Setup of run B:
## bitcruncher_dp
module bitcruncher_dp(
    input         clk,
    input         rst_n,
    input  [21:0] ctrl,             
    input  [15:0] MBR_in_memory,
    output [7:0]  MAR_out_memory,
    output [15:0] MBR_out_memory,
    output [7:0]  IR_out,
    output [3:0]  ALUflags
    );
    wire [21:0] Control_Signals = ctrl;
    wire [15:0] MBR_out;
    wire [15:0] BR_out;
    wire [15:0] ALU_out;
    wire [7:0]  PC_out;
    MAR u_MAR(
    .clk     ( clk     ),
    .rst_n   ( rst_n   ),
    .C5      ( Control_Signals[5]  ),
    .C10     ( Control_Signals[10] ),
    .MBR_out ( MBR_out ),
    .PC_out  ( PC_out  ),
    .MAR_out_memory ( MAR_out_memory )
    );
    MBR u_MBR(
    .clk           ( clk           ),
    .rst_n         ( rst_n         ),
    .C3            ( Control_Signals[3]  ),
    .C11           ( Control_Signals[11] ),
    .C12           ( Control_Signals[12] ),
    .ALU_out       ( ALU_out       ),
    .MBR_in_memory ( MBR_in_memory ),
    .MBR_out       ( MBR_out       ),
    .MBR_out_memory ( MBR_out_memory )
    );
    ALU_ACC u_ALU_ACC(
    .clk     ( clk     ),
    .rst_n   ( rst_n   ),
    .C8      ( Control_Signals[8]  ),
    .C9      ( Control_Signals[9]  ),
    .C13     ( Control_Signals[13] ),
    .C15     ( Control_Signals[15] ),
    .C16     ( Control_Signals[16] ),
    .C17     ( Control_Signals[17] ),
    .C18     ( Control_Signals[18] ),
    .C19     ( Control_Signals[19] ),
    .C20     ( Control_Signals[20] ),
    .C21     ( Control_Signals[21] ),
    .BR_out  ( BR_out  ),
    .ALU_out ( ALU_out ),
    .ALUflags ( ALUflags )
    );
    PC u_PC(
    .clk     ( clk     ),
    .rst_n   ( rst_n   ),
    .C6      ( Control_Signals[6]  ),
    .C14     ( Control_Signals[14] ),
    .MBR_out ( MBR_out ),
    .PC_out  ( PC_out  )
    );
    IR u_IR(
    .clk     ( clk     ),
    .rst_n   ( rst_n   ),
    .C4      ( Control_Signals[4] ),
    .MBR_out ( MBR_out ),
    .IR_out  ( IR_out  )
    );
    BR u_BR(
    .clk     ( clk     ),
    .rst_n   ( rst_n   ),
    .C7      ( Control_Signals[7] ),
    .MBR_out ( MBR_out ),
    .BR_out  ( BR_out  )
    );
endmodule
clock: 40.0 ns
lec_check: 0
cap_margin: 5
cell_pad_in_sites_global_placement: 1
core_aspect_ratio: 0.86
core_margin: 8
core_utilization: 40
cts_cluster_diameter: 336
setup_slack_margin: 4.46
slew_margin: 25
tns_end_percent: 35
run.sh (not shown) runs the stock make flow with config.mk's settings and CLKGATE_MAP_FILE=.
Run B finished end to end and its layout was clean on timing, DRC and antenna.
Relative to run B, the following input files were edited for run E:
Settings: SLEW_MARGIN changed from 25 to 20; CORE_MARGIN changed from 8 to 2; CTS_CLUSTER_DIAMETER removed (was 336); PLACE_DENSITY newly set to 0.37; CTS_CLUSTER_SIZE newly set to 92; TNS_END_PERCENT removed (was 35); CAP_MARGIN changed from 5 to 20; SETUP_SLACK_MARGIN removed (was 4.46); CORE_UTILIZATION changed from 40 to 72; CELL_PAD_IN_SITES_GLOBAL_PLACEMENT removed (was 1); CORE_ASPECT_RATIO removed (was 0.86); the clock period (ns, I/O delays scaled along) changed from 40.0 to 17.8.
Notes after the runs:
- Compared with run B, run E shows cell area after placement that has gone up by more than 10%.
- Die boundary width (run B / run E): 1.5
- From run B to run E, number of hold buffers added after CTS did not move at all.
- Tool error GRT-0232 stopped run E during 5_1_grt; no final results.
- On global placement routability congestion, the lower figure sits with run B, not run E.
- Run B has a lower number of setup buffers added after CTS than run E.
- Post-placement cell count (higher): run E
- Run B → run E: fraction of registers with async set or reset after synthesis held; die outline area went down 49%; mean cell area of the mapped netlist held.

========
The RTL this note starts from:
==> flow/design.v <==
`timescale 1ns / 1ps
module ALU_ACC(
    input         clk,
    input         rst_n,
    input         C8,     
    input         C9,     
    input         C13,    
    input         C15,    
    input         C16,    
    input         C17,    
    input         C18,    
    input         C19,    
    input         C20,    
    input         C21,    
    input  [15:0] BR_out,
    output [15:0] ALU_out,
    output reg [3:0] ALUflags  
    );
    reg [15:0] ACC;
    assign ALU_out = ACC;
    wire signed [15:0] sACC = ACC;
    wire signed [15:0] sBR  = BR_out;
    wire signed [31:0] prod = sACC * sBR;
    wire [16:0] sum  = {1'b0, ACC} + {1'b0, BR_out};
    wire [16:0] diff = {1'b0, ACC} - {1'b0, BR_out};
    wire [15:0] quot = (BR_out == 16'b0) ? 16'hFFFF : ACC / BR_out;
    reg  [15:0] res;
    always @(*) begin
        if (C17)      res = ACC >> 1;
        else if (C18) res = ACC << 1;
        else if (C19) res = ACC & BR_out;
        else if (C20) res = ACC | BR_out;
        else          res = ~ACC;
    end
    always @(posedge clk or negedge rst_n) begin
        if (!rst_n) begin
            ACC      <= 16'b0;
            ALUflags <= 4'b0;
        end
        else begin
            if (C8) begin
                ACC      <= 16'b0;
                ALUflags <= {1'b1, 3'b0};
            end
            else if (C9) begin
                ACC <= sum[15:0];
                ALUflags[3] <= (sum[15:0] == 16'b0);
                ALUflags[2] <= sum[16];
                ALUflags[1] <= (ACC[15] == BR_out[15]) && (sum[15] != ACC[15]);
                ALUflags[0] <= sum[15];
            end
            else if (C13) begin
                ACC <= diff[15:0];
                ALUflags[3] <= (diff[15:0] == 16'b0);
                ALUflags[2] <= (ACC < BR_out);
                ALUflags[1] <= (ACC[15] != BR_out[15]) && (diff[15] != ACC[15]);
                ALUflags[0] <= diff[15];
            end
            else if (C15) begin
                ACC <= prod[15:0];
                ALUflags[3] <= (prod[15:0] == 16'b0);
                ALUflags[2] <= 1'b0;
                ALUflags[1] <= (prod[31:16] != {16{prod[15]}});
                ALUflags[0] <= prod[15];
            end
            else if (C16) begin
                ACC <= quot;
                ALUflags[3] <= (quot == 16'b0);
                ALUflags[2] <= 1'b0;
                ALUflags[1] <= 1'b0;
                ALUflags[0] <= quot[15];
            end
            else if (C17 | C18 | C19 | C20 | C21) begin
                ACC <= res;
                ALUflags[3] <= (res == 16'b0);
                ALUflags[2] <= 1'b0;
                ALUflags[1] <= 1'b0;
                ALUflags[0] <= res[15];
            end
        end
    end
endmodule
`timescale 1ns / 1ps
    module BR(
    input clk,
    input rst_n,
    input C7,
    input [15:0] MBR_out,
    output [15:0] BR_out
    );
    reg [15:0] BRr;
    assign BR_out = BRr;
    always@(posedge clk or negedge rst_n) begin
        if(!rst_n) begin
            BRr <= 16'b0;
        end
        else begin
            if(C7) begin
                BRr <= MBR_out;  
            end
            else begin
                BRr <= BRr;
            end
        end
    end
endmodule
`timescale 1ns / 1ps
module IR(
    input clk,
    input rst_n,
    input C4,
    input [15:0] MBR_out,
    output [7:0] IR_out
    );
    reg [7:0] IRr;
    assign IR_out = IRr;
    always@(posedge clk or negedge rst_n) begin
        if(!rst_n) begin
            IRr <= 8'b0;
        end
        else begin
            if(C4) begin
                IRr <= MBR_out[15:8];
            end
            else begin
                IRr <= IRr;
            end
        end
    end
endmodule
`timescale 1ns / 1ps
module MAR(
    input clk,
    input rst_n,
    input C5,
    input C10,
    input [15:0] MBR_out,
    input [7:0] PC_out,
    output [7:0] MAR_out_memory
    );
    reg [7:0] MARr;
    assign MAR_out_memory = MARr;
    always@(posedge clk or negedge rst_n) begin
        if(!rst_n) begin
            MARr <= 8'b0;
        end
        else begin
            if(C5) begin
                MARr <= MBR_out[7:0];
            end
            else if(C10) begin
                MARr <= PC_out;
            end
            else begin
                MARr <= MARr;
            end
        end
    end
endmodule
`timescale 1ns / 1ps
module MBR(
    input clk,
    input rst_n,
    input C3,
    input C11,
    input C12,
    input [15:0] ALU_out,
    input [15:0] MBR_in_memory,
    output [15:0] MBR_out,
    output reg [15:0] MBR_out_memory
    );
    reg [15:0] MBRr;
    assign MBR_out = MBRr;
    always@(posedge clk or negedge rst_n) begin
        if(!rst_n) begin
            MBRr <= 16'b0;
        end
        else begin
            if(C3) begin
                MBRr <= MBR_in_memory;
            end
            else if(C12) begin
                MBRr <= ALU_out;
            end
            else begin
                MBRr <= MBRr;
            end
            if(C11) begin
                MBR_out_memory <= MBRr;
            end
        end
    end
endmodule
`timescale 1ns / 1ps
module PC(
    input clk,
    input rst_n,
    input C6,
    input C14,
    input [15:0] MBR_out,
    output [7:0] PC_out
    );
    reg [7:0] PCr;
    assign PC_out = PCr;
    always@(posedge clk or negedge rst_n) begin
        if(!rst_n) begin
            PCr <= 8'b0;
        end
        else begin
            if(C14) begin
                PCr <= MBR_out[15:8];  
            end
            else if(C6) begin
                PCr <= PCr + 1'b1;  
            end
            else begin
                PCr <= PCr;
            end
        end
    end
endmodule
`timescale 1ns / 1ps
module bitcruncher_dp(
    input         clk,
    input         rst_n,
    input  [21:0] ctrl,             
    input  [15:0] MBR_in_memory,
    output [7:0]  MAR_out_memory,
    output [15:0] MBR_out_memory,
    output [7:0]  IR_out,
    output [3:0]  ALUflags
    );
    wire [21:0] Control_Signals = ctrl;
    wire [15:0] MBR_out;
    wire [15:0] BR_out;
    wire [15:0] ALU_out;
    wire [7:0]  PC_out;
    MAR u_MAR(
    .clk     ( clk     ),
    .rst_n   ( rst_n   ),
    .C5      ( Control_Signals[5]  ),
    .C10     ( Control_Signals[10] ),
    .MBR_out ( MBR_out ),
    .PC_out  ( PC_out  ),
    .MAR_out_memory ( MAR_out_memory )
    );
    MBR u_MBR(
    .clk           ( clk           ),
    .rst_n         ( rst_n         ),
    .C3            ( Control_Signals[3]  ),
    .C11           ( Control_Signals[11] ),
    .C12           ( Control_Signals[12] ),
    .ALU_out       ( ALU_out       ),
    .MBR_in_memory ( MBR_in_memory ),
    .MBR_out       ( MBR_out       ),
    .MBR_out_memory ( MBR_out_memory )
    );
    ALU_ACC u_ALU_ACC(
    .clk     ( clk     ),
    .rst_n   ( rst_n   ),
    .C8      ( Control_Signals[8]  ),
    .C9      ( Control_Signals[9]  ),
    .C13     ( Control_Signals[13] ),
    .C15     ( Control_Signals[15] ),
    .C16     ( Control_Signals[16] ),
    .C17     ( Control_Signals[17] ),
    .C18     ( Control_Signals[18] ),
    .C19     ( Control_Signals[19] ),
    .C20     ( Control_Signals[20] ),
    .C21     ( Control_Signals[21] ),
    .BR_out  ( BR_out  ),
    .ALU_out ( ALU_out ),
    .ALUflags ( ALUflags )
    );
    PC u_PC(
    .clk     ( clk     ),
    .rst_n   ( rst_n   ),
    .C6      ( Control_Signals[6]  ),
    .C14     ( Control_Signals[14] ),
    .MBR_out ( MBR_out ),
    .PC_out  ( PC_out  )
    );
    IR u_IR(
    .clk     ( clk     ),
    .rst_n   ( rst_n   ),
    .C4      ( Control_Signals[4] ),
    .MBR_out ( MBR_out ),
    .IR_out  ( IR_out  )
    );
    BR u_BR(
    .clk     ( clk     ),
    .rst_n   ( rst_n   ),
    .C7      ( Control_Signals[7] ),
    .MBR_out ( MBR_out ),
    .BR_out  ( BR_out  )
    );
endmodule
clock: 23.7 ns
lec_check: 0
cap_margin: 15
core_margin: 2
core_utilization: 66
cts_cluster_size: 39
gpl_routability_driven: 1
max_routing_layer: met4
setup_slack_margin: 3.35
slew_margin: 20
tns_end_percent: 75
The first run died in 5_1_grt.
==> next run, changes <==
Settings changed: CAP_MARGIN 15 to 20, CORE_UTILIZATION 66 to 58, CTS_CLUSTER_SIZE 39 to not set, GPL_ROUTABILITY_DRIVEN 1 to not set, MAX_ROUTING_LAYER met4 to not set, SETUP_SLACK_MARGIN 3.35 to not set, TNS_END_PERCENT 75 to not set.
Clock period 23.7 ns to 35.5 ns, I/O delays scaled along.
What happened:
- The changed run finished with timing, DRC and antenna clean
- die size rose by 13%
- area after synthesis does not change
- synthesized cell count does not change
==> next run, changes <==
Settings changed: CORE_ASPECT_RATIO set to 0.5, CORE_UTILIZATION 58 to 72, CTS_CLUSTER_DIAMETER set to 366, CTS_CLUSTER_SIZE set to 100, SETUP_SLACK_MARGIN set to -1.81.
Clock period 35.5 ns to 20.4 ns, I/O delays scaled along.
What happened: The changed run died in 5_1_grt (GRT-0232). Synthesized cell count does not change. Die area drops by 19%. Area after synthesis stays the same.
==> next run, changes <==
Settings changed: CORE_ASPECT_RATIO 0.5 to not set, CORE_UTILIZATION 72 to 20, CTS_CLUSTER_DIAMETER 366 to not set, CTS_CLUSTER_SIZE 100 to not set, SETUP_SLACK_MARGIN -1.81 to not set.
Clock period 20.4 ns to 49.5 ns, I/O delays scaled along.
With this change the flow finished with timing, DRC and antenna clean.
Synthesized cell count stays the same.
Die size rises to 3.5 times its value.
Area after synthesis does not change.
==> next run, changes <==
Settings changed: CORE_UTILIZATION 20 to 72, CTS_CLUSTER_SIZE set to 49, PLACE_DENSITY set to 0.36.
Clock period 49.5 ns to 17.8 ns, I/O delays scaled along.
With this change the flow never finished: it broke off in 5_1_grt.
Synthesized area stays the same.
Synthesized cell count is unchanged.
Die area went down by about 70%.
==> next run, changes <==
Settings changed: ABC_AREA set to 1, CTS_CLUSTER_DIAMETER set to 204, CTS_CLUSTER_SIZE 49 to not set, PLACE_DENSITY 0.36 to not set, PLACE_DENSITY_LB_ADDON set to 0.01, TNS_END_PERCENT set to 100.
Clock period 17.8 ns to 21.3 ns, I/O delays scaled along.
Outcome: The changed run never finished: it broke off in 5_1_grt. Die area is higher by 4.3%. Synthesized area is higher by 4.3%. Synthesized cell count is higher by 18%.

========
Setup of v6:
Starts from the design.v that is shown in full above.
export LEC_CHECK = 0
export CAP_MARGIN = 20
export CORE_MARGIN = 2
export CORE_UTILIZATION = 65
export CTS_CLUSTER_DIAMETER = 341
export SLEW_MARGIN = 20
create_clock -name core_clock -period 26.2 [get_ports {clk}]
STATUS run=v6 STAGES=ALL_DONE FINAL_CHECKS=FAILED CAUSE=negative setup slack
--- input diff v6..v7 ---
- a change of CORE_UTILIZATION from 65 to 40
- a deleted CTS_CLUSTER_DIAMETER that had been 341
- a change of the clock period (ns, I/O delays scaled along) from 26.2 to 40.0
### Flow results
The final layout from v7, which completed every stage, passed the timing, DRC and antenna checks at the end of the flow.
Against v6 as the reference, v7 delivers a lower count of cells resized by post-cts repair.
The lower die size came out of v6.
v7 vs v6: delay of the slowest critical-path stage up
v7 vs. v6: footprint of the multi-input gates went down, cell area moved down.
Global-route usage over all layers: v7 < v6
Max-slew headroom at the worst pin | v7 below v6
Relative to v6, the number of vias per cell of v7 is lower by 1.1.

========
Starts from the design.v that is shown in full above.
clock: 38.8 ns
lec_check: 0
abc_area: 1
cap_margin: 5
cell_pad_in_sites_detail_placement: 2
cell_pad_in_sites_global_placement: 1
core_aspect_ratio: 0.86
core_margin: 8
core_utilization: 56
cts_cluster_diameter: 336
setup_slack_margin: 4.46
slew_margin: 10
tns_end_percent: 35
The starting point never finished: it broke off in 3_5_place_dp.
Rerun with:
- ABC_AREA: 1 -> unset
- CAP_MARGIN: 5 -> 20
- CELL_PAD_IN_SITES_DETAIL_PLACEMENT: 2 -> unset
- CELL_PAD_IN_SITES_GLOBAL_PLACEMENT: 1 -> unset
- CORE_ASPECT_RATIO: 0.86 -> unset
- CORE_MARGIN: 8 -> 2
- CORE_UTILIZATION: 56 -> 40
- CTS_CLUSTER_DIAMETER: 336 -> unset
- SETUP_SLACK_MARGIN: 4.46 -> unset
- SLEW_MARGIN: 10 -> 20
- TNS_END_PERCENT: 35 -> unset
- clock period: 38.8 -> 35.5 ns (I/O delays scaled with it)
What happened:
- The changed run finished with timing, DRC and antenna clean
- area after synthesis fell by 4.2%
- synthesized cell count fell by 15%
- die size rose by 19%
Rerun with:
- CORE_UTILIZATION: 40 -> 72
- PLACE_DENSITY_LB_ADDON: unset -> 0.01
- clock period: 35.5 -> 26.0 ns (I/O delays scaled with it)
After rerunning: Now the flow never finished: it broke off in 5_1_grt on GRT-0232. Synthesized area does not change. Die size shrinks by 44%. Synthesized cell count is unchanged.
Rerun with:
- ABC_AREA: unset -> 1
- TNS_END_PERCENT: unset -> 5
- clock period: 26.0 -> 27.0 ns (I/O delays scaled with it)
This time the run completed without violations. Area after synthesis went up by a few percent. Die size went up by a few percent. Synthesized cell count went up by about a fifth.
